==> branch nickel <==
==> flow/design.v <==
`timescale 1ns/1ps
module fir(
	input			clk_100k,
	input			rst_n,
	input 	signed [8:0]	samp_in,
	output 	signed [8:0]	fir_out	
);
wire	signed [15:0]	b[0:20];
reg	signed [8:0]	samp[0:20]; 
wire signed [24:0]	mult[0:20];
wire signed [33:0]	sum;
assign b[0] = 16'h0312;
assign b[1] = 16'h03F8;
assign b[2] = 16'h0694;
assign b[3] = 16'h0AAD;
assign b[4] = 16'h0FE6;
assign b[5] = 16'h15BC;
assign b[6] = 16'h1B9F;
assign b[7] = 16'h20F9;
assign b[8] = 16'h2539;
assign b[9] = 16'h27F6;
assign b[10] = 16'h28E9;
assign b[11] = 16'h27F6;
assign b[12] = 16'h2539;
assign b[13] = 16'h20F9;
assign b[14] = 16'h1B9F;
assign b[15] = 16'h15BC;
assign b[16] = 16'h0FE6;
assign b[17] = 16'h0AAD;
assign b[18] = 16'h0694;
assign b[19] = 16'h03F8;
assign b[20] = 16'h0312;
integer i;
always @(posedge clk_100k or negedge rst_n) begin
	if(!rst_n) begin
		for(i=20;i>=0;i=i-1)begin
			samp[i] <= 0;
		end
	end
	else begin  
		for(i=20;i>0;i=i-1)begin
			samp[i] <= samp[i-1];
		end
		samp[0] <= samp_in;
	end
end
genvar j;
for(j=0;j<=20;j=j+1)begin
	assign mult[j] = $signed(samp[j])*$signed(b[j]);
end
assign sum = mult[0]+mult[1]+mult[2]+mult[3]+mult[4]+mult[5]+mult[6]+mult[7]+mult[8]+mult[9]+mult[10]+mult[11]+mult[12]+mult[13]+mult[14]+mult[15]+mult[16]+mult[17]+mult[18]+mult[19]+mult[20];
assign fir_out = sum[24:16];
endmodule
==> flow/run.sh <==
#!/bin/bash
# the make line also repeats each setting of config.mk as NAME=value (left out here)
make -C /OpenROAD-flow-scripts/flow DESIGN_CONFIG=/design/flow/config.mk WORK_HOME=/design/flow/orfs CLKGATE_MAP_FILE= finish
==> flow/config.mk <==
export PLATFORM = sky130hd
export DESIGN_NAME = fir
export DESIGN_NICKNAME = fir
export VERILOG_FILES = /design/flow/design.v
export SDC_FILE = /design/flow/constraint.sdc
export NUM_CORES = 4
export LEC_CHECK = 0
export ABC_AREA = 1
export CAP_MARGIN = 15
export CORE_ASPECT_RATIO = 0.84
export CORE_MARGIN = 2
export CORE_UTILIZATION = 72
export CTS_CLUSTER_DIAMETER = 226
export CTS_CLUSTER_SIZE = 74
export MAX_ROUTING_LAYER = met4
export PLACE_DENSITY = 0.35
export SETUP_SLACK_MARGIN = 2.7
export SLEW_MARGIN = 20
export TNS_END_PERCENT = 5
==> flow/constraint.sdc <==
create_clock -name core_clock -period 9.29 [get_ports {clk_100k}]
set_input_delay 1.8580 -clock core_clock [delete_from_list [all_inputs] [get_ports {clk_100k}]]
set_output_delay 1.8580 -clock core_clock [all_outputs]
set_load 0.01 [all_outputs]
==> branch amber (differences from branch nickel) <==
- CAP_MARGIN: 15 -> 20
- CORE_ASPECT_RATIO: 0.84 -> default
- CTS_CLUSTER_DIAMETER: 226 -> default
- CTS_CLUSTER_SIZE: 74 -> default
- MAX_ROUTING_LAYER: met4 -> default
- PLACE_DENSITY: 0.35 -> default
- SETUP_SLACK_MARGIN: 2.7 -> default
- TNS_END_PERCENT: 5 -> default
==> flow/constraint.sdc (replaced) <==
create_clock -name core_clock -period 24.7 [get_ports {clk_100k}]
set_input_delay 4.9400 -clock core_clock [delete_from_list [all_inputs] [get_ports {clk_100k}]]
set_output_delay 4.9400 -clock core_clock [all_outputs]
set_load 0.01 [all_outputs]
==> results <==
|  | branch nickel | branch amber |
|---|---|---|
| Run status | finished with violations | timing/DRC/antenna clean |
| Reasons for failing layout checks | negative setup slack | - |
| Required time at the endpoint of the critical path | 7.43 ns | 19.76 ns |
| Number of clock buffer instances in the layout | 19 | 17 |
| Met3 track demand over resource in global routing | 0.1198 | 0.06964 |
| Core Footprint | 75050 um2 | 74700 um2 |
| Post-Route Hold Slack | 0.5054 ns | 0.4769 ns |
| Actual slew at the worst max-slew pin | 1.003 ns | 0.8761 ns |
| Post-route setup slack | -4.549 ns | 6.634 ns |
| Routed metal-1 wirelength | 65540 um | 58170 um |
| Data arrival, critical path | 11.98 ns | 13.13 ns |
| Unrepaired setup endpoints after global routing | yes | no |
| First-pass GRT wire length | 271100 um | 220100 um |
| Count of routing violations after the opening detailed-route iteration | 4139 | 2240 |
| Total met3 wirelength after detailed routing | 18410 um | 8821 um |
